==> flow/design.v <==
module axi_lite_slave (
    input  logic        aclk,
    input  logic        aresetn,
    input  logic        awvalid,
    output logic        awready,
    input  logic [31:0] awaddr,
    input  logic        wvalid,
    output logic        wready,
    input  logic [31:0] wdata,
    input  logic [3:0]  wstrb,
    output logic        bvalid,
    input  logic        bready,
    output logic [1:0]  bresp,
    input  logic        arvalid,
    output logic        arready,
    input  logic [31:0] araddr,
    output logic        rvalid,
    input  logic        rready,
    output logic [31:0] rdata,
    output logic [1:0]  rresp
);
logic [31:0] registers [16];
wire [31:0] debug_reg0 = registers[0];
wire [31:0] debug_reg1 = registers[1];
wire [31:0] debug_reg2 = registers[2];
wire [31:0] debug_reg3 = registers[3];
wire [31:0] debug_reg4 = registers[4];
wire [31:0] debug_reg5 = registers[5];
typedef enum logic [1:0] {
    W_IDLE, W_WAIT_DATA, W_RESP
} write_state_t;
write_state_t write_state;
logic [31:0] write_addr_reg;
logic [1:0] bresp_reg;
logic [1:0] rresp_reg;
logic [31:0] rdata_reg;
always_ff @(posedge aclk or negedge aresetn) begin
    if (!aresetn) begin
        write_state <= W_IDLE;
        awready <= 1'b1;        
        wready <= 1'b0;
        bvalid <= 1'b0;
        write_addr_reg <= 32'h0;
        bresp_reg <= 2'b00;     
        for (int i = 0; i < 16; i++) registers[i] <= 32'h0;
    end else begin
        case (write_state)
            W_IDLE: begin
                awready <= 1'b1;
                if (awvalid && awready) begin
                    write_addr_reg <= awaddr;
                    write_state <= W_WAIT_DATA;
                    awready <= 1'b0;
                    wready <= 1'b1;
                    bresp_reg <= (awaddr[5:2] < 16) ? 2'b00 : 2'b10;
                end
            end
            W_WAIT_DATA: begin
                if (wvalid && wready) begin
                    if (write_addr_reg[5:2] < 16) begin
                        for (int i = 0; i < 4; i++) begin
                            if (wstrb[i])
                                registers[write_addr_reg[5:2]][i*8 +: 8] <= wdata[i*8 +: 8];
                        end
                    end
                    write_state <= W_RESP;
                    wready <= 1'b0;
                    bvalid <= 1'b1;
                end
            end 
            W_RESP: begin
                if (bvalid && bready) begin
                    bvalid <= 1'b0;
                    write_state <= W_IDLE;
                end
            end
        endcase
    end
end
always_ff @(posedge aclk or negedge aresetn) begin
    if (!aresetn) begin
        arready <= 1'b1;
        rvalid <= 1'b0;
        rresp_reg <= 2'b00;      
        rdata_reg <= 32'h0;     
    end else begin
        if (arvalid && arready) begin
            rdata_reg <= (araddr[5:2] < 16) ? registers[araddr[5:2]] : 32'hDEADBEEF;
            rresp_reg <= (araddr[5:2] < 16) ? 2'b00 : 2'b10;
            arready <= 1'b0;
            rvalid <= 1'b1;
        end else if (rvalid && rready) begin
            rvalid <= 1'b0;
            arready <= 1'b1;
        end
    end
end
assign bresp = bresp_reg;
assign rresp = rresp_reg;
assign rdata = rdata_reg;
endmodule
==> flow/run.sh <==
#!/bin/bash
# the make line also repeats each setting of config.mk as NAME=value (left out here)
make -C /OpenROAD-flow-scripts/flow DESIGN_CONFIG=/design/flow/config.mk WORK_HOME=/design/flow/orfs CLKGATE_MAP_FILE= finish
==> flow/config.mk <==
export PLATFORM = sky130hd
export DESIGN_NAME = axi_lite_slave
export DESIGN_NICKNAME = axi_lite_slave
export VERILOG_FILES = /design/flow/design.v
export SDC_FILE = /design/flow/constraint.sdc
export NUM_CORES = 4
export LEC_CHECK = 0
export ABC_AREA = 1
export CAP_MARGIN = 20
export CORE_MARGIN = 2
export CORE_UTILIZATION = 72
export CTS_CLUSTER_SIZE = 10
export HOLD_SLACK_MARGIN = 0.05
export PLACE_DENSITY = 0.6
export SLEW_MARGIN = 20
==> flow/constraint.sdc <==
create_clock -name core_clock -period 2.87 [get_ports {aclk}]
set_input_delay 0.5740 -clock core_clock [delete_from_list [all_inputs] [get_ports {aclk}]]
set_output_delay 0.5740 -clock core_clock [all_outputs]
set_load 0.01 [all_outputs]
==> reports/qor.yml, run 1 <==
outcome: "complete, no violations"
reg2reg_slack_ps: 570
cts_max_level: 2
warnings: 84
crit_buf_inv: 1
clk_latency_ps: 620
fin_tns_setup_ps: 0
clock-sinks: 556
fin_ws_ps: 572
yosys_area_mm2: 0.0246
drt-wirelength-per-cell_um: 18.3
async_flop_share_pct: 100
dp_hpwl_um: 39400
r2r_cells: 5
hold_viol: 0
max-slew-margin-rel_pct: 36.4
crit_path_start: "write_addr_reg[3]$_DFFE_PN0P_"
yosysWarnings: 2
die_w_um: 189
chipArea_mm2: 0.0357
p_int_mw: 13.7
ys_cells: 3060
hold_class: "reg -> reg"
cts_root_buffer: "clkbuf_16"
die_y_um: 189
p_clk_share_pct: 36.5
yosysSeqAreaShare_pct: 56.5
power_density_mw_per_mm2: 686
grt_usage_pct: 37.7
common_cells: "1180 x nand2_1, 555 x o21ai_0, 553 x dfrtp_1"
first_global_vias: 21384
ys_sh_xor_pct: 0
ys.flops: 556
largestPowerGroup: "registers"
hold_path_depth: 2
utilization_pct: 82.0
min_period_ps: 2300
end_kind: "flip-flop"
syn_area_per_cell_um2: 8.05
cp_cell_sequence: "inv_1, nand2_1, nor2_1, nand2_1, o21ai_0"
vias: 21723
worst_pin_slew_ps: 954
ant_nets: 0
vias_per_cell: 6.11
grt_pass1_wl_um: 108000
finalSetupViolations: 0
drv_slew: 0
ff_type: "dfrtp_1"
skew_ps: 24.8
gp_congestion: 0.853
hold_start: "rdata_reg[3]$_DFFE_PN0P_"
finalWirelength_um: 65200
top_area_share_pct: 56.1
antenna_found_initial: 1
swShare_pct: 27.5
peakVddDrop_mv: 0.702
drv_cap: 0
crit_end: "registers[1][7]$_DFFE_PN0P_"
drcViolationCount: 0
cp_data_arrival_time_ps: 2800
cp_max_fo: 16
pg_seq_mw: 9.45
crit_type: "reg -> reg"
synthCells: 3060
grt_max_degree: 97
powerClk_mw: 6.89
nNetsFinal: 3176
core_area_mm2: 0.0336
min_to: "rdata_reg[3]$_DFFE_PN0P_"
place_inst: 3453
final_cells: 3556
io_pins: 148
drt_iter0_markers: 2305
logic_family: "simple AND/OR/NAND/NOR gates"
syn2layout_area_growth_pct: 11.8
switchingPower_mw: 5.20
synth_area_leader_cell: "dfrtp_1"
fp-utilization_pct: 73.3
max_stage_delay_ps: 650
synth.distinct_cells: 20
overflow: 0
synth.area.mux_share_pct: 0
firstDrtPassIters: 5
fa_ha_area_share_pct: 0
crit_top_cell: "nand2_1"
topCellsByArea: "dfrtp_1 56%, nand2_1 18%, o21ai_0 11%, nand3_1 6.0%, nor2_1 2.3%"
p_leak_nw: 13.9
fmax_mhz: 435
seqPwrFrac_pct: 50.0
clockBufferDepth: 3
aoi_share_pct: 12.0
rr_startpoint: "write_addr_reg[3]$_DFFE_PN0P_"
synth-edff-count: 0
num_rows: 67
path_depth: 5
comb_power_share_pct: 13.5
comb_power_mw: 2.55
synth-simple-area-share_pct: 26.7
cts-buffers-inserted: 61
tritoncts: "done"
cts.clk_slew.worst_paths_ps: 60
io_buffers: 87
post-place-ws_ps: 82.5
syn_area_mm2: 0.0246
synth.most_common_cell: "nand2_1"
finalCritPeriodShare_pct: 80.1
r2r-end: "registers[1][7]$_DFFE_PN0P_"
ctsResizeCount: 0
grt_setup_unrepaired: "no"
path_delay_family: "simple AND/OR/NAND/NOR gates"
slowest_stage: "nor2_1"
cp_data_required_time_ps: 3370
power_mw: 18.9
start_kind: "flip-flop"
==> cell type report <==
cell class	instances	area [um^2]
Tap cell	448	561
Fill cell	2177	6050
Inverter	82	308
Sequential cell	556	13900
Antenna cell	1	2.50
Clock buffer	99	1680
Clock inverter	2	17.5
Multi-Input combinational cell	2231	9580
Timing Repair Buffer	137	1500
==> through the flow <==
stage          area (um^2)  hold WS, ps
2_1_floorplan        24700          278
3_3_place_gp         25900          461
3_5_place_dp         25900          464
4_1_cts              27600          482
5_1_grt              27600          495
6_report             27600          480
==> timing repair <==
item | CTS | global route
buffers inserted | 0 | 0
hold buffers | 1 | 0
endpoints found under the hold margin | 51 | 0
==> metal layers <==
layer | vias up | share of wire, % | GRT usage, %
met2 | 1091 | 48 | 60.5
li1 | 9923 | - | -
met5 | - | 0 | 0
met3 | 164 | 8.8 | 5.51
met1 | 10545 | 39 | 51.6
met4 | 0 | 3.7 | 17.6
==> inputs of run 2 (changes only) <==
- ABC_AREA: 1 -> 0
- CELL_PAD_IN_SITES_DETAIL_PLACEMENT: default -> 1
- CELL_PAD_IN_SITES_GLOBAL_PLACEMENT: default -> 0
- CORE_ASPECT_RATIO: default -> 0.75
- CORE_MARGIN: 2 -> 5
- CORE_UTILIZATION: 72 -> 55
- CTS_CLUSTER_DIAMETER: default -> 375
- CTS_CLUSTER_SIZE: 10 -> 25
- GPL_ROUTABILITY_DRIVEN: default -> 0
- GPL_TIMING_DRIVEN: default -> 0
- HOLD_SLACK_MARGIN: 0.05 -> -0.05
- MAX_ROUTING_LAYER: default -> met5
- MIN_ROUTING_LAYER: default -> met2
- PLACE_DENSITY: 0.6 -> default
- PLACE_DENSITY_LB_ADDON: default -> 0.15
- SETUP_SLACK_MARGIN: default -> 0.05
- TNS_END_PERCENT: default -> 100
- clock period: 2.87 -> 1.95 ns (I/O delays scaled with it)
==> run 2 against run 1 <==
The flow now stops in global routing. Die area grew 39%. Synthesized area grew 1.1%. Synthesized cell count down 38%.
==> reports/qor.yml, run 2 <==
outcome: "did not finish"
stop_stage: "global routing"
stop_error: "[ERROR GRT-0232] Routing congestion too high. Check the congestion heatmap in the GUI."
ff_type: "dfrtp_1"
synth.most_common_cell: "dfrtp_1"
synthCells: 1887  # -38%
synth-simple-area-share_pct: 5.10  # -22 points
top_area_share_pct: 55.5  # -0.63 points
synth.distinct_cells: 53  # +170%
synth_area_leader_cell: "dfrtp_1"
overflow: 82
cts-buffers-inserted: 26  # -57%
syn_area_mm2: 0.0249  # +1.1%
ys_sh_xor_pct: 0  # unchanged
die_w_um: 256  # +35%
io_buffers: 86  # -1.1%
core_area_mm2: 0.0448  # +33%
chipArea_mm2: 0.0497  # +39%
grt_usage_pct: 70.4
placed_cell_area_mm2: 0.0267  # +3.3%
dp_hpwl_um: 58400  # +48%
ys.flops: 556  # unchanged
aoi_share_pct: 11.5  # -0.44 points
syn_area_per_cell_um2: 13.2  # +64%
logic_family: "multiplexers"
yosysWarnings: 2  # unchanged
ys_cells: 1887  # -38%
yosysSeqAreaShare_pct: 55.8  # -0.64 points
yosys_area_mm2: 0.0249  # +1.1%
fp-utilization_pct: 55.7  # -18 points
topCellsByArea: "dfrtp_1 56%, mux2_2 22%, a22oi_1 2.6%, a221oi_1 2.1%, a22o_1 1.7%"
io_pins: 148  # unchanged
async_flop_share_pct: 100  # unchanged
cts_root_buffer: "clkbuf_16"
num_rows: 67  # unchanged
die_y_um: 194  # +2.8%
clockBufferDepth: 3  # unchanged
cts_max_level: 1  # -1
common_cells: "553 x dfrtp_1, 497 x mux2_2, 94 x nand2_1"
synth.area.mux_share_pct: 25.0  # +25 points
synth-edff-count: 0  # unchanged
fa_ha_area_share_pct: 0  # unchanged
clock-sinks: 556  # unchanged
==> run 2: layer usage <==
metal,overflow,GRT usage (%)
met5,18,58.9
met4,12,50.3
met3,48,80.5
met2,4,73.8
met1,-,-
==> run 2: through the flow <==
step | setup TNS (ps) | util (%) | hold slack [ps] | instances | setup WS, ps
2_1_floorplan | 0 | - | 94.4 | 1890 | 122
3_3_place_gp | - | 59.3 | 461 | 2562 | -23360
3_5_place_dp | -385430 | 59.7 | 232 | 2568 | -1730
4_1_cts | -222 | 64.5 | 200 | 2657 | -28.4
==> run 2: what timing repair did <==
| action | 4_1_cts |
|---|---|
| setup endpoints to repair | 578 |
| buffers inserted | 44 |
| pin swaps | 23 |
| hold endpoints to repair | 16 |
| resized | 286 |
| hold buffers | 1 |
==> inputs of run 3 (changes only) <==
- ABC_AREA: 0 -> default
- CAP_MARGIN: 20 -> 5
- CELL_PAD_IN_SITES_DETAIL_PLACEMENT: 1 -> default
- CELL_PAD_IN_SITES_GLOBAL_PLACEMENT: 0 -> default
- CORE_ASPECT_RATIO: 0.75 -> default
- CORE_MARGIN: 5 -> 2
- CORE_UTILIZATION: 55 -> 33
- CTS_CLUSTER_DIAMETER: 375 -> default
- CTS_CLUSTER_SIZE: 25 -> 65
- GPL_TIMING_DRIVEN: 0 -> default
- HOLD_SLACK_MARGIN: -0.05 -> 0.14
- MAX_ROUTING_LAYER: met5 -> default
- MIN_ROUTING_LAYER: met2 -> default
- PLACE_DENSITY: default -> 0.93
- PLACE_DENSITY_LB_ADDON: 0.15 -> default
- SETUP_SLACK_MARGIN: 0.05 -> default
- TNS_END_PERCENT: 100 -> default
- clock period: 1.95 -> 3.0 ns (I/O delays scaled with it)
==> run 3 against run 2 <==
The run now finishes clean. Die area grew 56%. Synthesized cell count unchanged. Synthesized area did not move.
==> reports/qor.yml, run 3 <==
clockBufferDepth: 3  # unchanged
final_cells: 3004
swShare_pct: 25.1
finalCritPeriodShare_pct: 84.5
cts_setup_buffers: 0  # -100%
ant_nets: 0
r2r_cells: 4
fin_tns_setup_ps: 0
syn_area_per_cell_um2: 13.2  # unchanged
path_delay_family: "simple AND/OR/NAND/NOR gates"
grt_max_degree: 80
p_leak_nw: 13.7
drv_cap: 0
max_stage_delay_ps: 650
cp_max_fo: 8
finalWirelength_um: 76400
ys_sh_xor_pct: 0  # unchanged
cts.clk_slew.worst_paths_ps: 60
grt_usage_pct: 19.4
io_buffers: 87  # +1.2%
hold_path_depth: 2
die_y_um: 279  # +43%
p_int_mw: 12.4
rr_startpoint: "write_addr_reg[3]$_DFFE_PN0P_"
hold_start: "rdata_reg[8]$_DFFE_PN0P_"
cts_hold_repair.buffers: 1  # unchanged
min_to: "rdata_reg[8]$_DFFE_PN0P_"
tritoncts: "done"
vias_per_cell: 6.00
ctsResizeCount: 0  # -100%
firstDrtPassIters: 7
outcome: "complete, no violations"
crit_path_start: "write_addr_reg[3]$_DFFE_PN0P_"
slowest_stage: "nor4_2"
synth-edff-count: 0  # unchanged
end_kind: "flip-flop"
aoi_share_pct: 11.5  # unchanged
yosysSeqAreaShare_pct: 55.8  # unchanged
nNetsFinal: 2098
syn_area_mm2: 0.0249  # unchanged
num_rows: 100  # +49%
num_antenna_cells: 0
p_clk_share_pct: 42.7
yosysWarnings: 2  # unchanged
synth.most_common_cell: "dfrtp_1"
syn2layout_area_growth_pct: 16.7
crit_end: "registers[0][4]$_DFFE_PN0P_"
hold_class: "reg -> reg"
fa_ha_area_share_pct: 0  # unchanged
synth.distinct_cells: 53  # unchanged
place_inst: 2902  # +13%
power_mw: 16.5
comb_power_share_pct: 10.0
min_period_ps: 2530
antenna_found_initial: 3
vias: 18026
powerClk_mw: 7.05
switchingPower_mw: 4.15
grt_pass1_wl_um: 116000
cts_max_level: 2  # +1
drv_slew: 0
crit_buf_inv: 1
power_density_mw_per_mm2: 568
seqPwrFrac_pct: 47.4
synth_area_leader_cell: "dfrtp_1"
yosys_area_mm2: 0.0249  # unchanged
chipArea_mm2: 0.0778  # +56%
cp_data_required_time_ps: 3500
warnings: 83
start_kind: "flip-flop"
topCellsByArea: "dfrtp_1 56%, mux2_2 22%, a22oi_1 2.6%, a221oi_1 2.1%, a22o_1 1.7%"
clk_latency_ps: 630
cts-buffers-inserted: 55  # +110%
drt-wirelength-per-cell_um: 25.4
first_global_vias: 19185
largestPowerGroup: "registers"
crit_type: "reg -> reg"
common_cells: "553 x dfrtp_1, 497 x mux2_2, 94 x nand2_1"
synthCells: 1887  # unchanged
grt_setup_unrepaired: "no"
pg_seq_mw: 7.83
worst_pin_slew_ps: 1070
fmax_mhz: 395
skew_ps: 19.1
drt_iter0_markers: 2184
comb_power_mw: 1.65
drcViolationCount: 0
peakVddDrop_mv: 0.471
async_flop_share_pct: 100  # unchanged
cp_cell_sequence: "buf_4, nor4_2, nand2_1, mux2_1"
fp-utilization_pct: 33.4  # -22 points
core_area_mm2: 0.0746  # +67%
path_depth: 4
reg2reg_slack_ps: 470
r2r-end: "registers[0][4]$_DFFE_PN0P_"
hold_ws_ps: 481
finalSetupViolations: 0
clock-sinks: 556  # unchanged
ys.flops: 556  # unchanged
synth-simple-area-share_pct: 5.10  # unchanged
hold_viol: 0
top_area_share_pct: 55.5  # unchanged
ff_type: "dfrtp_1"
max-slew-margin-rel_pct: 28.6
die_w_um: 279  # +9.0%
dp_hpwl_um: 49500  # -15%
overflow: 0
ys_cells: 1887  # unchanged
synth.area.mux_share_pct: 25.0  # unchanged
io_pins: 148  # unchanged
cp_data_arrival_time_ps: 3040
logic_family: "multiplexers"
cts_root_buffer: "clkbuf_16"
-- run 3: cell type report --
| type | count | area (um^2) |
|---|---|---|
| inverter | 3 | 11.3 |
| tap | 969 | 1210 |
| clock buffer | 76 | 1550 |
| fill | 6582 | 45500 |
| timing repair buffer | 182 | 1700 |
| multi-input combinational | 1193 | 10400 |
| sequential | 556 | 13900 |
| clock inverter | 25 | 282 |
-- run 3: metrics by stage --
step / setup WS (ps) / area, um^2 / util, %
6_report: 466 / 29100 / 39.0
5_1_grt: 461 / 29100 / 39.0
4_1_cts: 608 / 29100 / 39.0
3_5_place_dp: 143 / 27300 / 36.5
3_3_place_gp: 204 / 27300 / 36.5
2_1_floorplan: 962 / 24900 / -
-- run 3: routing by layer --
layer  share of wire [%]  wire (um)  track usage (%)
met4                 6.2       4760             11.6
met2                  46      34900             30.4
met1                  37      27900             23.2
met5               0.037         28                0
met3                  12       8870             6.68
==> inputs of run 4 (changes only) <==
- CAP_MARGIN: 5 -> 40
- CELL_PAD_IN_SITES_DETAIL_PLACEMENT: default -> 2
- CELL_PAD_IN_SITES_GLOBAL_PLACEMENT: default -> 3
- GPL_ROUTABILITY_DRIVEN: 0 -> 1
- GPL_TIMING_DRIVEN: default -> 0
- HOLD_SLACK_MARGIN: 0.14 -> default
- MAX_ROUTING_LAYER: default -> met4
- MIN_ROUTING_LAYER: default -> met2
- TNS_END_PERCENT: default -> 90
==> run 4 against run 3 <==
Wire length is 38% higher. Register-to-register slack worse by 270 ps. Critical path depth increased by 3. Design area rose by 2.3%. Synthesized cell count did not move. The layout now fails its checks (setup timing). Largest cell class unchanged. Sequential share of layout area decreased by 1.1 points. Critical endpoint is now rdata_reg[31]$_DFFE_PN0P_. Combinational power up 17%.
==> reports/qor.yml, run 4 <==
outcome: "failed layout checks"
violatedChecks: "setup timing"
path_delay_family: "buffers and inverters"
die_w_um: 279  # unchanged
tritoncts: "done"
yosysSeqAreaShare_pct: 55.8  # unchanged
start_kind: "input port"
crit_end: "rdata_reg[31]$_DFFE_PN0P_"
cp_max_fo: 10  # +2
chipArea_mm2: 0.0778  # unchanged
utilization_pct: 39.9  # +0.88 points
crit_type: "in -> reg"
drv_cap: 0  # unchanged
ant_nets: 0  # unchanged
async_flop_share_pct: 100  # unchanged
ys.flops: 556  # unchanged
aoi_share_pct: 11.5  # unchanged
cts-buffers-inserted: 60  # +9.1%
common_cells: "553 x dfrtp_1, 497 x mux2_2, 94 x nand2_1"
powerClk_mw: 7.67  # +8.8%
yosysWarnings: 2  # unchanged
syn_area_mm2: 0.0249  # unchanged
die_y_um: 279  # unchanged
hold_ws_ps: 473  # -8.03 ps
cts_max_level: 2  # unchanged
overflow: 0  # unchanged
finalCritPeriodShare_pct: 102  # +17 points
cts_root_buffer: "clkbuf_16"
grt_pass1_wl_um: 153000  # +32%
topCellsByArea: "dfrtp_1 56%, mux2_2 22%, a22oi_1 2.6%, a221oi_1 2.1%, a22o_1 1.7%"
firstDrtPassIters: 10  # +3
fin_ws_ps: -49.0  # -515 ps
fmax_mhz: 328  # -17%
core_area_mm2: 0.0746  # unchanged
worst_pin_slew_ps: 972  # -96.8 ps
drt_iter0_markers: 5543  # +150%
num_rows: 100  # unchanged
synth_area_leader_cell: "dfrtp_1"
swShare_pct: 27.1  # +2.0 points
cts.clk_slew.worst_paths_ps: 60  # about the same
nNetsFinal: 2194  # +4.6%
clock-sinks: 556  # unchanged
first_global_vias: 29487  # +54%
seqPwrFrac_pct: 45.0  # -2.4 points
antenna_found_initial: 0  # -3
peakVddDrop_mv: 0.424  # -9.9%
r2r-end: "rdata_reg[24]$_DFFE_PN0P_"
synth.distinct_cells: 53  # unchanged
largestPowerGroup: "registers"
grt_usage_pct: 43.0  # +24 points
clk_latency_ps: 680  # +50 ps
rr_startpoint: "arready$_DFFE_PN1P_"
logic_family: "multiplexers"
top_area_share_pct: 55.5  # unchanged
crit_path_start: "araddr[3]"
comb_power_mw: 1.93  # +17%
synth.area.mux_share_pct: 25.0  # unchanged
cp_cell_sequence: "clkdlybuf4s50_1, buf_4, clkbuf_1, clkbuf_2, o22ai_1, o21ai_0, a31oi_1"
p_int_mw: 12.7  # +2.8%
reg2reg_slack_ps: 200  # -270 ps
max_stage_delay_ps: 750  # +100 ps
skew_ps: 43.0  # +23.9 ps
synth.most_common_cell: "dfrtp_1"
synth-simple-area-share_pct: 5.10  # unchanged
hold_class: "in -> async"
pg_seq_mw: 7.85  # about the same
syn2layout_area_growth_pct: 19.3
syn_area_per_cell_um2: 13.2  # unchanged
vias_per_cell: 7.98  # +33%
grt_max_degree: 101  # +26%
max-slew-margin-rel_pct: 34.6  # +6.1 points
synth-edff-count: 0  # unchanged
fa_ha_area_share_pct: 0  # unchanged
drv_slew: 0  # unchanged
synthCells: 1887  # unchanged
drt-wirelength-per-cell_um: 33.9  # +33%
end_kind: "flip-flop"
warnings: 86  # +3.6%
dp_hpwl_um: 67900  # +37%
ff_type: "dfrtp_1"
fin_tns_setup_ps: -49.0  # -49.0 ps
ys_sh_xor_pct: 0  # unchanged
comb_power_share_pct: 11.1  # +1.1 points
r2r_cells: 8  # +4
switchingPower_mw: 4.73  # +14%
cp_data_arrival_time_ps: 3560  # +520 ps
path_depth: 7  # +3
p_leak_nw: 14.0  # +2.1%
min_period_ps: 3050  # +515 ps
finalWirelength_um: 106000  # +38%
grt_setup_unrepaired: "no"
ys_cells: 1887  # unchanged
gp_congestion: 0.975
finalSetupViolations: 1  # +1
io_buffers: 86  # -1.1%
crit_buf_inv: 4  # +3
fp-utilization_pct: 33.4  # unchanged
power_density_mw_per_mm2: 587  # +3.3%
drcViolationCount: 0  # unchanged
cp_data_required_time_ps: 3510  # about the same
p_clk_share_pct: 44.0  # +1.3 points
yosys_area_mm2: 0.0249  # unchanged
hold_viol: 0  # unchanged
slowest_stage: "clkdlybuf4s50_1"
vias: 24845  # +38%
io_pins: 148  # unchanged
clockBufferDepth: 3  # unchanged
==> run 4: area by class of cell <==
type | count | area, um^2
Tap cell | 969 | 1210
Fill cell | 7412 | 44800
Antenna cell | 15 | 37.5
Timing Repair Buffer | 136 | 1550
Buffer | 137 | 636
Clock inverter | 19 | 203
Clock buffer | 87 | 1740
Sequential cell | 556 | 13900
Inverter | 3 | 11.3
Multi-Input combinational cell | 1193 | 10400
==> run 4: routing by layer <==
metal	up-vias	wire length [um]	track usage [%]
met1	8125	0	-
li1	7390	-	-
met4	0	14500	19.2
met3	1219	41400	50.3
met2	8111	49800	48.4
met5	-	0	-
==> run 4: repair_timing <==
item | CTS | global route
endpoints found under the setup margin | 3 | 25
gates cloned | 0 | 0
hold buffers | 1 | 0
buffers inserted | 0 | 0
endpoints found under the hold margin | 48 | 0
gates resized | 3 | 21
==> run 4: metrics by stage <==
stage / power [mW] / area [um^2] / instances / worst slack [ps]
2_1_floorplan: 8.53 / 24900 / 1890 / 962
4_1_cts: 17.2 / 29500 / 3084 / 12.5
5_1_grt: 17.8 / 29700 / 3100 / 3.53
3_5_place_dp: 9.75 / 27500 / 2977 / -795
3_3_place_gp: 9.62 / 27000 / 2945 / -22500
6_report: 17.5 / 29700 / 3115 / -49.0
==> inputs of run 5 (changes only) <==
- CELL_PAD_IN_SITES_DETAIL_PLACEMENT: 2 -> 1
- CELL_PAD_IN_SITES_GLOBAL_PLACEMENT: 3 -> default
- GPL_ROUTABILITY_DRIVEN: 1 -> 0
- GPL_TIMING_DRIVEN: 0 -> default
- HOLD_SLACK_MARGIN: default -> 0.14
- MIN_ROUTING_LAYER: met2 -> default
- TNS_END_PERCENT: 90 -> default
==> run 5 against run 4 <==
Now clean on timing, DRC and antenna. Combinational power fell by 7%. Design area down 1.6%. Sequential power barely moved. Critical path depth fell by 3. Worst hold slack improved by 12 ps. Count of clock-buffer cells in the layout decreased by 3. Synthesized cell count unchanged. Sequential cell count unchanged. Clock power decreased by 2%.
==> reports/qor.yml, run 5 <==
comb_power_mw: 1.79  # -7%
worst_pin_slew_ps: 1090  # +114 ps
fmax_mhz: 338  # +3.1%
ctsResizeCount: 0  # -3
chipArea_mm2: 0.0778  # unchanged
outcome: "complete, no violations"
cp_data_required_time_ps: 3520  # about the same
cp_max_fo: 8  # -2
grt_max_degree: 80  # -21%
hold_viol: 0  # unchanged
io_buffers: 87  # +1.2%
hold_start: "write_state[2]$_DFF_PN0_"
p_clk_share_pct: 43.8  # -0.2 points
ant_nets: 0  # unchanged
power_mw: 17.1  # -1.8%
wl_met3_um: 11200  # -73%
grt_pass1_wl_um: 150000  # -2.3%
die_y_um: 279  # unchanged
fin_ws_ps: 41.3  # +90.4 ps
ys.flops: 556  # unchanged
end_kind: "flip-flop"
yosys_area_mm2: 0.0249  # unchanged
r2r_cells: 4  # -4
placed_cell_area_mm2: 0.0273  # -0.82%
max-slew-margin-rel_pct: 27.0  # -7.7 points
p_leak_nw: 13.8  # -1.3%
synth_area_leader_cell: "dfrtp_1"
peakVddDrop_mv: 0.395  # -6.9%
cts_root_buffer: "clkbuf_16"
fin_tns_setup_ps: 0  # +49.0 ps
start_kind: "flip-flop"
cts_setup_buffers: 0  # unchanged
cts_max_level: 2  # unchanged
path_delay_family: "simple AND/OR/NAND/NOR gates"
drv_slew: 0  # unchanged
rr_startpoint: "write_addr_reg[3]$_DFFE_PN0P_"
yosysWarnings: 2  # unchanged
clk_latency_ps: 650  # -30 ps
synth.area.mux_share_pct: 25.0  # unchanged
firstDrtPassIters: 6  # -4
min_period_ps: 2960  # -90.4 ps
finalCritPeriodShare_pct: 98.6  # -3.0 points
syn_area_per_cell_um2: 13.2  # unchanged
crit_end: "registers[0][4]$_DFFE_PN0P_"
comb_power_share_pct: 10.4  # -0.7 points
aoi_share_pct: 11.5  # unchanged
top_area_share_pct: 55.5  # unchanged
vias_per_cell: 6.53  # -18%
warnings: 82  # -4.7%
topCellsByArea: "dfrtp_1 56%, mux2_2 22%, a22oi_1 2.6%, a221oi_1 2.1%, a22o_1 1.7%"
top_layer: "met4"
grt_setup_unrepaired: "no"
ys_sh_xor_pct: 0  # unchanged
powerClk_mw: 7.51  # -2%
clock-sinks: 556  # unchanged
slowest_stage: "nor4_2"
min_to: "wready$_DFFE_PN0P_"
pg_seq_mw: 7.84  # about the same
reg2reg_slack_ps: 40  # -160 ps
grt_usage_pct: 27.0  # -16 points
logic_family: "multiplexers"
final_area_mm2: 0.0293  # -1.6%
m1WireLength_um: 34500  # +34500 um
synth-simple-area-share_pct: 5.10  # unchanged
p_int_mw: 12.7  # -0.32%
syn2layout_area_growth_pct: 17.4
drcViolationCount: 0  # unchanged
met2RoutedLength_um: 48300  # -2.9%
synth-edff-count: 0  # unchanged
nNetsFinal: 2107  # -4.0%
hold_class: "reg -> reg"
overflow: 0  # unchanged
first_global_vias: 22156  # -25%
largestPowerGroup: "registers"
synthCells: 1887  # unchanged
cp_cell_sequence: "buf_4, nor4_2, nand2_1, mux2_1"
crit_path_start: "write_addr_reg[3]$_DFFE_PN0P_"
path_depth: 4  # -3
finalSetupViolations: 0  # -1
ys_cells: 1887  # unchanged
yosysSeqAreaShare_pct: 55.8  # unchanged
cts-buffers-inserted: 56  # -6.7%
die_w_um: 279  # unchanged
ff_type: "dfrtp_1"
crit_type: "reg -> reg"
io_pins: 148  # unchanged
post-place-ws_ps: -29.4  # +766 ps
swShare_pct: 26.0  # -1.1 points
r2r-end: "registers[0][4]$_DFFE_PN0P_"
drv_cap: 0  # unchanged
seqPwrFrac_pct: 45.8  # +0.8 points
antenna_found_initial: 4  # +4
switchingPower_mw: 4.45  # -5.8%
crit_buf_inv: 1  # -3
vias: 19700  # -21%
async_flop_share_pct: 100  # unchanged
max_stage_delay_ps: 940  # +190 ps
synth.distinct_cells: 53  # unchanged
clockBufferDepth: 3  # unchanged
drt-wirelength-per-cell_um: 34.0  # +0.24%
hold_path_depth: 1
cts_hold_repair.buffers: 1  # unchanged
drt_iter0_markers: 2635  # -52%
num_rows: 100  # unchanged
core_area_mm2: 0.0746  # unchanged
dp_hpwl_um: 64300  # -5.4%
common_cells: "553 x dfrtp_1, 497 x mux2_2, 94 x nand2_1"
synth.most_common_cell: "dfrtp_1"
skew_ps: 20.0  # -23.0 ps
cp_data_arrival_time_ps: 3480  # -80 ps
syn_area_mm2: 0.0249  # unchanged
tritoncts: "done"
finalWirelength_um: 103000  # -2.9%
power_density_mw_per_mm2: 586  # -0.22%
fa_ha_area_share_pct: 0  # unchanged
cts.clk_slew.worst_paths_ps: 60  # about the same
fp-utilization_pct: 33.4  # unchanged
run 5: cell type report:
type                            instances  area, um^2
Timing Repair Buffer                  190        1780
Clock buffer                           84        1710
Multi-Input combinational cell       1193       10400
Tap cell                              969        1210
Sequential cell                       556       13900
Fill cell                            7676       45300
Antenna cell                            5        12.5
Inverter                                3        11.3
Clock inverter                         16         214
run 5: metal layers:
metal / vias up / global-route usage, %
met2: 1689 / 42.5
li1: 7271 / -
met3: 694 / 9.49
met1: 10046 / 28.5
met4: 0 / 18.7
met5: - / -
run 5: stage by stage:
stage,utilization (%),std cells,hold WS [ps]
after floorplan,-,1890,304
after global placement,36.5,2902,466
after detailed placement,36.6,2906,480
after CTS,39.2,3007,493
after global routing,39.3,3015,506
final,39.3,3016,485
==> inputs of run 6 (changes only) <==
- ABC_AREA: default -> 1
- CAP_MARGIN: 40 -> 20
- CELL_PAD_IN_SITES_DETAIL_PLACEMENT: 1 -> default
- CORE_UTILIZATION: 33 -> 72
- CTS_CLUSTER_SIZE: 65 -> 10
- GPL_ROUTABILITY_DRIVEN: 0 -> default
- HOLD_SLACK_MARGIN: 0.14 -> 0.05
- MAX_ROUTING_LAYER: met4 -> default
- PLACE_DENSITY: 0.93 -> 0.6
- SETUP_SLACK_MARGIN: default -> -0.22
- clock period: 3.0 -> 2.48 ns (I/O delays scaled with it)
==> run 6 against run 5 <==
Largest power group unchanged. Still clean. Clock skew grew 1.6 ps. Worst hold slack got worse by 76 ps. Critical path depth decreased by 3. Sequential power up 39%. Global-route usage increased by 11 points. Non-clock buffer count is 13 higher. Wire length fell by 35%. Count of clock-buffer cells in the layout down 8. Critical endpoint is now arready. Sequential cell count is the same.
==> reports/qor.yml, run 6 <==
slowest_stage: "dfstp_2"
powerClk_mw: 7.73  # +2.9%
synth-simple-area-share_pct: 26.7  # +22 points
clockBufferDepth: 3  # unchanged
synthCells: 3060  # +62%
synth.most_common_cell: "nand2_1"
grt_setup_unrepaired: "no"
ys_cells: 3060  # +62%
cts_max_level: 2  # unchanged
io_pins: 148  # unchanged
post-place-ws_ps: 119  # +148 ps
tritoncts: "done"
hold_ws_ps: 410  # -75.6 ps
firstDrtPassIters: 9  # +3
drt_iter0_markers: 2338  # -11%
power_mw: 21.7  # +26%
overflow: 0  # unchanged
syn_area_mm2: 0.0246  # -1.1%
finalWirelength_um: 66200  # -35%
grt_usage_pct: 38.3  # +11 points
seqPwrFrac_pct: 50.5  # +4.7 points
r2r_cells: 6  # +2
r2r-end: "registers[4][11]$_DFFE_PN0P_"
first_global_vias: 21658  # -2.2%
syn_area_per_cell_um2: 8.05  # -39%
cts-buffers-inserted: 61  # +8.9%
cts_root_buffer: "clkbuf_16"
aoi_share_pct: 12.0  # +0.44 points
synth.area.mux_share_pct: 0  # -25 points
swShare_pct: 27.5  # +1.5 points
cts_setup_buffers: 0  # unchanged
drt-wirelength-per-cell_um: 18.4  # -46%
crit_buf_inv: 1  # unchanged
comb_power_share_pct: 13.8  # +3.4 points
yosysWarnings: 2  # unchanged
hold_class: "in -> async"
ctsResizeCount: 0  # unchanged
grt_pass1_wl_um: 109000  # -27%
top_area_share_pct: 56.1  # +0.63 points
ys.flops: 556  # unchanged
rr_startpoint: "write_addr_reg[5]$_DFFE_PN0P_"
yosysSeqAreaShare_pct: 56.5  # +0.64 points
gp_congestion: 0.864
max-slew-margin-rel_pct: 34.5  # +7.5 points
power_density_mw_per_mm2: 773  # +32%
drcViolationCount: 0  # unchanged
n_fill_cell: 2132  # -72%
path_delay_family: "flip-flops"
pg_seq_mw: 10.9  # +39%
antenna_found_initial: 1  # -3
comb_power_mw: 2.98  # +66%
min_period_ps: 2180
max_stage_delay_ps: 550  # -390 ps
die_w_um: 189  # -32%
topCellsByArea: "dfrtp_1 56%, nand2_1 18%, o21ai_0 11%, nand3_1 6.0%, nor2_1 2.3%"
synth_area_leader_cell: "dfrtp_1"
p_leak_nw: 14.2  # +3.0%
drv_cap: 0  # unchanged
async_flop_share_pct: 100  # unchanged
reg2reg_slack_ps: 470  # +430 ps
hold_viol: 0  # unchanged
p_clk_share_pct: 35.7  # -8.1 points
fmax_mhz: 459
num_rows: 67  # -33%
vias_per_cell: 6.06  # -7.2%
ant_nets: 0  # unchanged
p_int_mw: 15.7  # +24%
vias: 21823  # +11%
start_kind: "flip-flop"
fin_ws_ps: 300  # +259 ps
cp_cell_sequence: "clkdlybuf4s50_1"
fp-utilization_pct: 73.3  # +40 points
fa_ha_area_share_pct: 0  # unchanged
skew_ps: 21.6  # +1.59 ps
largestPowerGroup: "registers"
warnings: 84  # +2.4%
cp_data_required_time_ps: 1980  # -1540 ps
path_depth: 1  # -3
die_y_um: 189  # -32%
finalSetupViolations: 0  # unchanged
clock-sinks: 556  # unchanged
cp_max_fo: 3  # -5
crit_path_start: "arready$_DFFE_PN1P_"
cp_data_arrival_time_ps: 1680  # -1800 ps
peakVddDrop_mv: 0.576  # +46%
synth-edff-count: 0  # unchanged
crit_end: "arready"
ys_sh_xor_pct: 0  # unchanged
common_cells: "1180 x nand2_1, 555 x o21ai_0, 553 x dfrtp_1"
ff_type: "dfrtp_1"
nNetsFinal: 3242  # +54%
crit_type: "reg -> out"
dp_hpwl_um: 40200  # -38%
worst_pin_slew_ps: 981  # -105 ps
clk_latency_ps: 620  # -30 ps
synth.distinct_cells: 20  # -62%
core_area_mm2: 0.0336  # -55%
logic_family: "simple AND/OR/NAND/NOR gates"
end_kind: "output pin"
yosys_area_mm2: 0.0246  # -1.1%
syn2layout_area_growth_pct: 13.8
chipArea_mm2: 0.0357  # -54%
drv_slew: 0  # unchanged
switchingPower_mw: 5.95  # +34%
grt_max_degree: 97  # +21%
cts_hold_repair.buffers: 1  # unchanged
finalCritPeriodShare_pct: 87.9  # -11 points
cts.clk_slew.worst_paths_ps: 50  # about the same
outcome: "complete, no violations"
io_buffers: 87  # unchanged
[run 6: final cells by class]
type	instances	area [um^2]	share of cell area [%]
Antenna cell	1	2.50	0.00892
Clock buffer	76	1580	5.64
Clock inverter	2	17.5	0.0625
Inverter	82	308	1.10
Multi-Input combinational cell	2231	9580	34.2
Sequential cell	556	13900	49.6
Tap cell	448	561	2.00
Timing Repair Buffer	203	2070	7.40
[run 6: per-stage QoR]
stage          cells  TNS (ps)  utilization [%]  instance area, um^2
6_report        3599         0             83.4                28000
5_1_grt         3599         0             83.4                28000
4_1_cts         3598         0             83.4                28000
3_5_place_dp    3519         0             78.6                26400
3_3_place_gp    3519      -812             78.6                26400
2_1_floorplan   3063         0                -                24700
[run 6: metal layers]
| layer | vias up | GRT usage (%) | part of all wire (%) |
|---|---|---|---|
| met2 | 1125 | 62.1 | 48 |
| met3 | 187 | 5.75 | 8.9 |
| li1 | 10003 | - | - |
| met5 | - | 0 | 0 |
| met4 | 0 | 16.4 | 3.7 |
| met1 | 10508 | 52.2 | 39 |
==> inputs of run 7 (changes only) <==
- CTS_CLUSTER_DIAMETER: default -> 30
- CTS_CLUSTER_SIZE: 10 -> 71
- HOLD_SLACK_MARGIN: 0.05 -> -0.09
- PLACE_DENSITY: 0.6 -> 0.65
- SETUP_SLACK_MARGIN: -0.22 -> -0.09
- clock period: 2.48 -> 1.37 ns (I/O delays scaled with it)
==> run 7 against run 6 <==
The flow now stops in global routing. Synthesized cell count stayed put. Die area stayed put. Synthesized area stayed put.
==> reports/qor.yml, run 7 <==
die_w_um: 189  # unchanged
top_area_share_pct: 56.1  # unchanged
common_cells: "1180 x nand2_1, 555 x o21ai_0, 553 x dfrtp_1"
syn_area_per_cell_um2: 8.05  # unchanged
core_area_mm2: 0.0336  # unchanged
topCellsByArea: "dfrtp_1 56%, nand2_1 18%, o21ai_0 11%, nand3_1 6.0%, nor2_1 2.3%"
ff_type: "dfrtp_1"
syn_area_mm2: 0.0246  # unchanged
cts_max_level: 3  # +1
io_buffers: 87  # unchanged
logic_family: "simple AND/OR/NAND/NOR gates"
clockBufferDepth: 3  # unchanged
fa_ha_area_share_pct: 0  # unchanged
yosysWarnings: 2  # unchanged
cts-buffers-inserted: 102  # +67%
die_y_um: 189  # unchanged
synthCells: 3060  # unchanged
cts_root_buffer: "clkbuf_16"
dp_hpwl_um: 45500  # +13%
yosysSeqAreaShare_pct: 56.5  # unchanged
async_flop_share_pct: 100  # unchanged
synth.distinct_cells: 20  # unchanged
num_rows: 67  # unchanged
synth-simple-area-share_pct: 26.7  # unchanged
stop_stage: "global routing"
ys_sh_xor_pct: 0  # unchanged
clock-sinks: 556  # unchanged
grt_usage_pct: 106
synth_area_leader_cell: "dfrtp_1"
synth-edff-count: 0  # unchanged
ys_cells: 3060  # unchanged
io_pins: 148  # unchanged
chipArea_mm2: 0.0357  # unchanged
stop_error: "[ERROR GRT-0232] Routing congestion too high. Check the congestion heatmap in the GUI."
place_inst: 3588  # +2.0%
fp-utilization_pct: 73.3  # unchanged
synth.area.mux_share_pct: 0  # unchanged
gp_congestion: 0.889  # +2.9%
aoi_share_pct: 12.0  # unchanged
overflow: 3135
synth.most_common_cell: "nand2_1"
outcome: "did not finish"
yosys_area_mm2: 0.0246  # unchanged
ys.flops: 556  # unchanged
run 7: repair_timing:
item                       4_1_cts
setup endpoints to repair      580
hold buffers                     1
pin swaps                       14
buffers inserted                28
cloned                          10
hold endpoints to repair       364
resized                        431
run 7: routing by layer:
layer / global-route usage [%] / GRT overflow
met5: 79.1 / 43
met4: 117 / 711
met3: 89.8 / 158
met2: 128 / 2047
met1: 96.1 / 176
run 7: stage by stage:
step / area [um^2] / setup slack [ps] / hold slack, ps
2_1_floorplan: 24700 / -85.7 / -21.6
3_3_place_gp: 28000 / -737 / 135
3_5_place_dp: 28000 / -778 / 138
4_1_cts: 32500 / -203 / 105
==> inputs of run 8 (changes only) <==
- ABC_AREA: 1 -> default
- CORE_UTILIZATION: 72 -> 70
- CTS_CLUSTER_DIAMETER: 30 -> 56
- CTS_CLUSTER_SIZE: 71 -> 49
- PLACE_DENSITY: 0.65 -> default
- SETUP_SLACK_MARGIN: -0.09 -> 0.51
- clock period: 1.37 -> 2.04 ns (I/O delays scaled with it)
==> run 8 against run 7 <==
The flow again stops in global routing. Die area increased by 3.9%. Synthesized area increased by 1.1%. Synthesized cell count fell by 38%.
==> reports/qor.yml, run 8 <==
post-place-ws_ps: -525  # +254 ps
yosysSeqAreaShare_pct: 55.8  # -0.64 points
clockBufferDepth: 3  # unchanged
fa_ha_area_share_pct: 0  # unchanged
ys_sh_xor_pct: 0  # unchanged
synth.distinct_cells: 53  # +170%
die_y_um: 193  # +2.0%
outcome: "did not finish"
yosys_area_mm2: 0.0249  # +1.1%
io_buffers: 87  # unchanged
core_area_mm2: 0.0353  # +5.0%
aoi_share_pct: 11.5  # -0.44 points
io_pins: 148  # unchanged
yosysWarnings: 2  # unchanged
stop_error: "[ERROR GRT-0232] Routing congestion too high. Check the congestion heatmap in the GUI."
ff_type: "dfrtp_1"
logic_family: "multiplexers"
num_rows: 69  # +3.0%
ys_cells: 1887  # -38%
async_flop_share_pct: 100  # unchanged
syn_area_mm2: 0.0249  # +1.1%
cts-buffers-inserted: 40  # -61%
stop_stage: "global routing"
chipArea_mm2: 0.0371  # +3.9%
grt_usage_pct: 92.7
synthCells: 1887  # -38%
synth_area_leader_cell: "dfrtp_1"
overflow: 991
cts_root_buffer: "clkbuf_16"
clock-sinks: 556  # unchanged
placed_cell_area_mm2: 0.0296  # +5.8%
common_cells: "553 x dfrtp_1, 497 x mux2_2, 94 x nand2_1"
fp-utilization_pct: 70.6  # -2.7 points
synth-simple-area-share_pct: 5.10  # -22 points
synth.area.mux_share_pct: 25.0  # +25 points
synth.most_common_cell: "dfrtp_1"
place_inst: 2538  # -29%
cts_max_level: 2  # -1
topCellsByArea: "dfrtp_1 56%, mux2_2 22%, a22oi_1 2.6%, a221oi_1 2.1%, a22o_1 1.7%"
synth-edff-count: 0  # unchanged
gp_congestion: 0.941  # +5.9%
syn_area_per_cell_um2: 13.2  # +64%
dp_hpwl_um: 50500  # +11%
ys.flops: 556  # unchanged
top_area_share_pct: 55.5  # -0.63 points
die_w_um: 193  # +2.0%
## run 8: timing repair
action                                 CTS
endpoints found under the hold margin   21
resized                                511
setup buffers                           65
setup endpoints to repair              581
cloned                                   4
pin swaps                               55
hold buffers                             1
## run 8: layer usage
metal	GRT usage, %	GRT overflow
met1	88.7	22
met3	82.4	33
met5	57.7	9
met4	100	396
met2	105	531
==> inputs of run 9 (changes only) <==
- ABC_AREA: default -> 1
- CTS_CLUSTER_DIAMETER: 56 -> 231
- CTS_CLUSTER_SIZE: 49 -> default
- HOLD_SLACK_MARGIN: -0.09 -> 0.05
- PLACE_DENSITY: default -> 0.6
- SETUP_SLACK_MARGIN: 0.51 -> -0.09
- clock period: 2.04 -> 1.37 ns (I/O delays scaled with it)
==> run 9 against run 8 <==
The layout now fails its checks (setup timing). Die area down 1.1%. Synthesized area down 1.1%. Synthesized cell count is 62% higher.
==> reports/qor.yml, run 9 <==
outcome: "failed layout checks"
violatedChecks: "setup timing"
async_flop_share_pct: 100  # unchanged
fmax_mhz: 613
r2r_cells: 8
clock-sinks: 556  # unchanged
warnings: 86
io_buffers: 87  # unchanged
fa_ha_area_share_pct: 0  # unchanged
cp_cell_sequence: "buf_6, nand2_4, clkinvlp_4, clkbuf_16, o21ai_2, inv_1, o21ai_1, nand2_1"
topCellsByArea: "dfrtp_1 56%, nand2_1 18%, o21ai_0 11%, nand3_1 6.0%, nor2_1 2.3%"
ff_type: "dfrtp_1"
finalWirelength_um: 84000
drv_cap: 0
path_delay_family: "buffers and inverters"
comb_power_share_pct: 18.0
cts-buffers-inserted: 54  # +35%
swShare_pct: 29.1
p_clk_share_pct: 36.1
peakVddDrop_mv: 1.42
hold_class: "in -> reg"
crit_buf_inv: 4
top_area_share_pct: 56.1  # +0.63 points
yosys_area_mm2: 0.0246  # -1.1%
first_global_vias: 23916
crit_type: "reg -> reg"
yosysSeqAreaShare_pct: 56.5  # +0.64 points
utilization_pct: 89.6
powerClk_mw: 15.8
core_area_mm2: 0.0346  # -1.9%
synth-edff-count: 0  # unchanged
max_stage_delay_ps: 370
slowest_stage: "dfstp_2"
ys_sh_xor_pct: 0  # unchanged
nNetsFinal: 3361
die_y_um: 192  # -0.56%
tritoncts: "done"
syn_area_mm2: 0.0246  # -1.1%
ys_cells: 3060  # +62%
grt_usage_pct: 43.7
start_kind: "flip-flop"
cts.clk_slew.worst_paths_ps: 60
max-slew-margin-rel_pct: 56.0
grt_pass1_wl_um: 124000
comb_power_mw: 7.87
cts_max_level: 2  # unchanged
rr_startpoint: "arready$_DFFE_PN1P_"
synth.distinct_cells: 20  # -62%
cp_data_arrival_time_ps: 2100
chipArea_mm2: 0.0367  # -1.1%
firstDrtPassIters: 6
common_cells: "1180 x nand2_1, 555 x o21ai_0, 553 x dfrtp_1"
cp_data_required_time_ps: 1840
ant_nets: 0
synth-simple-area-share_pct: 26.7  # +22 points
logic_family: "simple AND/OR/NAND/NOR gates"
reg2reg_slack_ps: -260
synth.most_common_cell: "nand2_1"
vias: 24337
synthCells: 3060  # +62%
vias_per_cell: 6.49
min_period_ps: 1630
clk_latency_ps: 620
path_depth: 8
drcViolationCount: 0
crit_end: "rdata_reg[30]$_DFFE_PN0P_"
hold_viol: 0
drt_iter0_markers: 3429
n_fill_cell: 1580
r2r-end: "rdata_reg[30]$_DFFE_PN0P_"
overflow: 0
flop_area_mm2: 0.0139
seqPwrFrac_pct: 45.9
skew_ps: 33.3
gp_congestion: 0.938  # -0.33%
aoi_share_pct: 12.0  # +0.44 points
worst_pin_slew_ps: 659
pg_seq_mw: 20.0
min_to: "write_state[0]$_DFF_PN1_"
synth_area_leader_cell: "dfrtp_1"
switchingPower_mw: 12.7
fp-utilization_pct: 71.2  # +0.58 points
ys.flops: 556  # unchanged
die_w_um: 192  # -0.56%
grt_setup_unrepaired: "yes"
p_int_mw: 31.0
finalCritPeriodShare_pct: 119
largestPowerGroup: "registers"
io_pins: 148  # unchanged
synth.area.mux_share_pct: 0  # -25 points
fin_ws_ps: -261
logic_area_mm2: 0.0102
dp_hpwl_um: 47000  # -6.9%
drv_slew: 0
drt-wirelength-per-cell_um: 22.4
crit_path_start: "arready$_DFFE_PN1P_"
hold_path_depth: 3
syn_area_per_cell_um2: 8.05  # -39%
placed_cell_area_mm2: 0.0278  # -6.0%
clockBufferDepth: 3  # unchanged
syn2layout_area_growth_pct: 25.9
p_leak_nw: 15.8
final_area_mm2: 0.0310
grt_max_degree: 74
power_density_mw_per_mm2: 1410
fin_tns_setup_ps: -76170
cts_root_buffer: "clkbuf_16"
antenna_found_initial: 1
hold_start: "bready"
yosysWarnings: 2  # unchanged
finalSetupViolations: 584
cp_max_fo: 8
end_kind: "flip-flop"
num_rows: 68  # -1.4%
## run 9: metal layers
metal	track usage (%)	up-vias	wire [um]	share of wire, %
met5	0	-	0	0
met2	69.1	1991	39300	47
met1	56.5	11549	29000	35
met3	7.98	475	10400	12
li1	-	10322	-	-
met4	27.2	0	5310	6.3
## run 9: repair_timing
| action | in CTS | in global routing |
|---|---|---|
| endpoints found under the setup margin | 405 | 556 |
| hold endpoints to repair | 530 | 0 |
| hold buffers | 1 | 0 |
| pin swaps | 17 | 26 |
| gates resized | 261 | 279 |
| setup buffers | 39 | 8 |
| gates cloned | 3 | 12 |
## run 9: cell type report
cell class	instances	area share (%)
timing repair buffer	329	13.3
clock inverter	16	0.754
antenna	2	0.0161
multi-input combinational	2231	33.0
clock buffer	81	5.27
sequential	556	44.9
inverter	82	1.02
tap	455	1.83
## run 9: stage by stage
step	total power, mW	setup slack [ps]	hold WS (ps)	std cells
after CTS	42.2	-156	243	3735
after global placement	25.8	-1070	339	3602
final	43.7	-261	254	3752
after detailed placement	26.1	-1080	344	3602
after global routing	45.0	-404	305	3750
after floorplan	22.7	-85.7	-21.6	3063
==> inputs of run 10 (changes only) <==
- ABC_AREA: 1 -> default
- CTS_CLUSTER_DIAMETER: 231 -> 56
- CTS_CLUSTER_SIZE: default -> 49
- HOLD_SLACK_MARGIN: 0.05 -> default
- PLACE_DENSITY: 0.6 -> default
- SETUP_SLACK_MARGIN: -0.09 -> 0.65
- clock period: 1.37 -> 2.28 ns (I/O delays scaled with it)
==> run 10 against run 9 <==
The run now finishes clean. Worst hold slack gained 130 ps. Clock power shrank 54%. Sequential cell count is the same. Total power shrank 54%. Critical path depth shrank 2. Clock skew shrank 8.8 ps. Die area grew 1.1%. Synthesized area grew 1.1%. First-iteration DRC count shrank 41%. Register-to-register slack gained 610 ps. Setup slack gained 610 ps. Design area grew 3.5%. Largest cell class unchanged. Highest routed layer unchanged.
==> reports/qor.yml, run 10 <==
outcome: "complete, no violations"
yosysSeqAreaShare_pct: 55.8  # -0.64 points
synth.area.mux_share_pct: 25.0  # +25 points
top_area_share_pct: 55.5  # -0.63 points
start_kind: "flip-flop"
pg_seq_mw: 10.3  # -49%
drt-wirelength-per-cell_um: 33.1  # +48%
grt_usage_pct: 41.5  # -2.2 points
syn_area_mm2: 0.0249  # +1.1%
common_cells: "553 x dfrtp_1, 497 x mux2_2, 94 x nand2_1"
dp_hpwl_um: 49100  # +4.5%
max-slew-margin-rel_pct: 44.5  # -12 points
hold_class: "in -> reg"
cts_root_buffer: "clkbuf_16"
fa_ha_area_share_pct: 0  # unchanged
yosys_area_mm2: 0.0249  # +1.1%
ys_sh_xor_pct: 0  # unchanged
drv_cap: 0  # unchanged
crit_end: "registers[15][5]$_DFFE_PN0P_"
cp_max_fo: 8  # unchanged
comb_power_share_pct: 12.1  # -5.9 points
clk_latency_ps: 580  # -40 ps
cts.clk_slew.worst_paths_ps: 100  # +40 ps
r2r-end: "registers[15][5]$_DFFE_PN0P_"
switchingPower_mw: 5.32  # -58%
async_flop_share_pct: 100  # unchanged
utilization_pct: 91.0  # +1.3 points
yosysWarnings: 2  # unchanged
placed_cell_area_mm2: 0.0286  # +2.6%
powerClk_mw: 7.26  # -54%
peakVddDrop_mv: 1.01  # -29%
cts_max_level: 2  # unchanged
drcViolationCount: 0  # unchanged
p_leak_nw: 15.6  # -1.4%
worst_pin_slew_ps: 829  # +171 ps
nNetsFinal: 2253  # -33%
die_y_um: 193  # +0.56%
ff_type: "dfrtp_1"
hold_path_depth: 5  # +2
fin_tns_setup_ps: 0  # +76170 ps
finalWirelength_um: 87200  # +3.8%
reg2reg_slack_ps: 350  # +610 ps
hold_ws_ps: 383  # +129 ps
overflow: 0  # unchanged
core_area_mm2: 0.0353  # +2.0%
fmax_mhz: 518  # -16%
path_delay_family: "buffers and inverters"
grt_setup_unrepaired: "yes"
syn2layout_area_growth_pct: 28.8
cp_data_arrival_time_ps: 2380  # +280 ps
comb_power_mw: 2.41  # -69%
path_depth: 6  # -2
p_int_mw: 14.6  # -53%
largestPowerGroup: "registers"
ys.flops: 556  # unchanged
tritoncts: "done"
rr_startpoint: "write_addr_reg[4]$_DFFE_PN0P_"
seqPwrFrac_pct: 51.5  # +5.6 points
vias: 19598  # -19%
synth-edff-count: 0  # unchanged
fin_ws_ps: 348  # +609 ps
crit_top_cell: "buf_6"
syn_area_per_cell_um2: 13.2  # +64%
topCellsByArea: "dfrtp_1 56%, mux2_2 22%, a22oi_1 2.6%, a221oi_1 2.1%, a22o_1 1.7%"
min_to: "wready$_DFFE_PN0P_"
first_global_vias: 19135  # -20%
firstDrtPassIters: 6  # unchanged
synthCells: 1887  # -38%
synth-simple-area-share_pct: 5.10  # -22 points
ant_nets: 0  # unchanged
chipArea_mm2: 0.0371  # +1.1%
grt_pass1_wl_um: 114000  # -7.8%
num_rows: 69  # +1.5%
final_area_mm2: 0.0321  # +3.5%
crit_path_start: "write_addr_reg[4]$_DFFE_PN0P_"
cts-buffers-inserted: 36  # -33%
power_density_mw_per_mm2: 621  # -56%
fp-utilization_pct: 70.6  # -0.58 points
warnings: 87  # +1.2%
cp_data_required_time_ps: 2730  # +890 ps
power_mw: 19.9  # -54%
antenna_found_initial: 1  # unchanged
p_clk_share_pct: 36.4  # +0.3 points
finalSetupViolations: 0  # -100%
drv_slew: 0  # unchanged
die_w_um: 193  # +0.56%
ys_cells: 1887  # -38%
clock-sinks: 556  # unchanged
place_inst: 2492  # -31%
n_fill_cell: 1220  # -23%
end_kind: "flip-flop"
logic_family: "multiplexers"
r2r_cells: 6  # -2
crit_buf_inv: 3  # -1
io_pins: 148  # unchanged
min_period_ps: 1930  # +301 ps
swShare_pct: 26.7  # -2.5 points
synth.distinct_cells: 53  # +170%
drt_iter0_markers: 2040  # -41%
grt_max_degree: 77  # +4.1%
cp_cell_sequence: "buf_6, nand4_1, buf_6, nor2_4, buf_12, mux2_4"
io_buffers: 87  # unchanged
slowest_stage: "dfrtp_2"
crit_type: "reg -> reg"
synth.most_common_cell: "dfrtp_1"
gp_congestion: 0.922  # -1.7%
max_stage_delay_ps: 550  # +180 ps
final_cells: 2634  # -30%
clockBufferDepth: 3  # unchanged
finalCritPeriodShare_pct: 84.8  # -34 points
hold_viol: 0  # unchanged
skew_ps: 24.5  # -8.82 ps
aoi_share_pct: 11.5  # -0.44 points
synth_area_leader_cell: "dfrtp_1"
hold_start: "wvalid"
vias_per_cell: 7.44  # +15%
post-place-ws_ps: -331  # +747 ps
## run 10: area by class of cell
class	count	area, um^2	area share [%]
Antenna cell	1	2.50	0.00779
Timing Repair Buffer	354	3970	12.3
Clock buffer	45	1010	3.13
Inverter	3	11.3	0.0351
Multi-Input combinational cell	1195	12400	38.6
Tap cell	461	577	1.80
Clock inverter	19	241	0.752
Sequential cell	556	13900	43.3
## run 10: repair_timing
item	in CTS	in global routing
setup endpoints to repair	581	553
hold buffers	1	0
setup buffers	49	22
cloned	3	2
resized	272	269
pin swaps	26	47
endpoints found under the hold margin	38	0
## run 10: metal layers
layer	track usage (%)	routed length, um
met2	66.2	40800
met4	25.0	7170
met5	0	0
met1	53.5	30600
met3	7.15	8640
==> inputs of run 11 (changes only) <==
- ABC_AREA: default -> 1
- CELL_PAD_IN_SITES_GLOBAL_PLACEMENT: default -> 0
- CORE_ASPECT_RATIO: default -> 0.95
- CTS_CLUSTER_DIAMETER: 56 -> 375
- CTS_CLUSTER_SIZE: 49 -> 25
- HOLD_SLACK_MARGIN: default -> 0.29
- MAX_ROUTING_LAYER: default -> met5
- MIN_ROUTING_LAYER: default -> met1
- PLACE_DENSITY: default -> 0.71
- SETUP_SLACK_MARGIN: 0.65 -> 0.05
- TNS_END_PERCENT: default -> 100
- clock period: 2.28 -> 1.4 ns (I/O delays scaled with it)
==> run 11 against run 10 <==
Now fails the layout checks on setup timing. Total power rose by 84%. Via count rose by 28%. Final cell count rose by 40%. Critical path depth rose by 1. Design area fell by 3.0%. Clock skew rose by 4.4 ps. First-iteration DRC count rose by 86%. Critical path type unchanged. Critical endpoint is now registers[10][11]$_DFFE_PN0P_. Largest cell class unchanged. Highest routed layer is now met5.
==> reports/qor.yml, run 11 <==
clockBufferDepth: 3  # unchanged
nNetsFinal: 3351  # +49%
utilization_pct: 90.5  # -0.49 points
synth_area_leader_cell: "dfrtp_1"
finalSetupViolations: 583  # +583
min_period_ps: 1780  # -154 ps
cp_max_fo: 8  # unchanged
largestPowerGroup: "registers"
hold_ws_ps: 328  # -54.6 ps
drcViolationCount: 0  # unchanged
placed_cell_area_mm2: 0.0280  # -1.9%
cts_max_level: 1  # -1
crit_path_start: "write_state[2]$_DFF_PN0_"
peakVddDrop_mv: 1.25  # +23%
post-place-ws_ps: -685  # -353 ps
finalCritPeriodShare_pct: 127  # +42 points
grt_max_degree: 68  # -12%
powerClk_mw: 8.74  # +20%
fin_tns_setup_ps: -84100  # -84100 ps
grt_usage_pct: 41.9  # +0.45 points
start_kind: "flip-flop"
dp_hpwl_um: 46200  # -6.0%
synth.distinct_cells: 20  # -62%
grt_setup_unrepaired: "yes"
num_rows: 66  # -4.3%
p_clk_share_pct: 23.9  # -13 points
rr_startpoint: "write_state[2]$_DFF_PN0_"
ant_nets: 0  # unchanged
chipArea_mm2: 0.0367  # -1.1%
syn_area_mm2: 0.0246  # -1.1%
outcome: "failed layout checks"
fin_ws_ps: -378  # -726 ps
switchingPower_mw: 11.7  # +120%
clock-sinks: 556  # unchanged
r2r-end: "registers[10][11]$_DFFE_PN0P_"
drv_cap: 0  # unchanged
vias: 25043  # +28%
yosysWarnings: 2  # unchanged
swShare_pct: 31.9  # +5.3 points
aoi_share_pct: 12.0  # +0.44 points
drt_iter0_markers: 3785  # +86%
end_kind: "flip-flop"
syn2layout_area_growth_pct: 26.4
max_stage_delay_ps: 440  # -110 ps
top_area_share_pct: 56.1  # +0.63 points
ff_type: "dfrtp_1"
place_inst: 3591  # +44%
p_leak_nw: 15.8  # +0.97%
comb_power_share_pct: 22.6  # +11 points
cp_data_arrival_time_ps: 2240  # -140 ps
drt-wirelength-per-cell_um: 23.8  # -28%
cts_root_buffer: "clkbuf_16"
power_mw: 36.6  # +84%
gp_congestion: 0.944  # +2.4%
io_buffers: 87  # unchanged
fmax_mhz: 562  # +8.7%
synth-edff-count: 0  # unchanged
logic_family: "simple AND/OR/NAND/NOR gates"
io_pins: 148  # unchanged
grt_pass1_wl_um: 122000  # +6.5%
yosys_area_mm2: 0.0246  # -1.1%
syn_area_per_cell_um2: 8.05  # -39%
drv_slew: 0  # unchanged
antenna_found_initial: 1  # unchanged
overflow: 0  # unchanged
ys_cells: 3060  # +62%
final_area_mm2: 0.0312  # -3.0%
yosysSeqAreaShare_pct: 56.5  # +0.64 points
crit_end: "registers[10][11]$_DFFE_PN0P_"
synth.area.mux_share_pct: 0  # -25 points
p_int_mw: 24.9  # +71%
fp-utilization_pct: 71.6  # +0.98 points
core_area_mm2: 0.0344  # -2.5%
common_cells: "1180 x nand2_1, 555 x o21ai_0, 553 x dfrtp_1"
slowest_stage: "dfrtp_2"
violatedChecks: "setup timing"
cp_cell_sequence: "buf_4, nand2_2, nor2_4, clkbuf_16, nand2_8, buf_16, o21ai_0"
final_cells: 3697  # +40%
ys_sh_xor_pct: 0  # unchanged
comb_power_mw: 8.28  # +240%
synth.most_common_cell: "nand2_1"
power_density_mw_per_mm2: 1180  # +89%
fa_ha_area_share_pct: 0  # unchanged
skew_ps: 28.9  # +4.36 ps
die_w_um: 197  # +2.0%
clk_latency_ps: 590  # about the same
path_delay_family: "buffers and inverters"
reg2reg_slack_ps: -380  # -730 ps
cts.clk_slew.worst_paths_ps: 110  # about the same
pg_seq_mw: 19.6  # +90%
crit_type: "reg -> reg"
hold_viol: 0  # unchanged
hold_class: "in -> async"
die_y_um: 187  # -3.0%
async_flop_share_pct: 100  # unchanged
warnings: 88  # +1.1%
synthCells: 3060  # +62%
worst_pin_slew_ps: 773  # -56.4 ps
cp_data_required_time_ps: 1860  # -870 ps
finalWirelength_um: 87900  # +0.75%
r2r_cells: 7  # +1
max-slew-margin-rel_pct: 48.4  # +3.9 points
topCellsByArea: "dfrtp_1 56%, nand2_1 18%, o21ai_0 11%, nand3_1 6.0%, nor2_1 2.3%"
ys.flops: 556  # unchanged
vias_per_cell: 6.77  # -9.0%
first_global_vias: 23352  # +22%
cts-buffers-inserted: 26  # -28%
synth-simple-area-share_pct: 26.7  # +22 points
firstDrtPassIters: 11  # +5
num_antenna_cells: 0  # -1
path_depth: 7  # +1
tritoncts: "done"
crit_buf_inv: 3  # unchanged
seqPwrFrac_pct: 53.6  # +2.1 points
==> run 11: final cells by class <==
type                    count  area, um^2
flip-flops and latches    556       13900
multi-input cells        2231       10900
repair buffers            347        4730
fillers                  1466        3280
clock buffers              38         717
well taps                 442         553
inverters                  82         308
clock inverters             1        20.0
==> run 11: timing repair <==
| item | CTS | global route |
|---|---|---|
| setup endpoints to repair | 581 | 596 |
| hold endpoints to repair | 558 | 9 |
| setup buffers | 30 | 8 |
| resized | 434 | 328 |
| hold buffers | 4 | 1 |
| pin swaps | 14 | 18 |
| gates cloned | 13 | 14 |
==> run 11: metal layers <==
layer / GRT usage [%] / vias up / share of wire, %
li1: - / 10274 / -
met1: 56.2 / 11752 / 34
met2: 65.3 / 2359 / 45
met3: 9.39 / 656 / 14
met4: 21.2 / 2 / 7.2
met5: 0 / - / 0.015
Power is estimated from default activity; no workload was simulated.
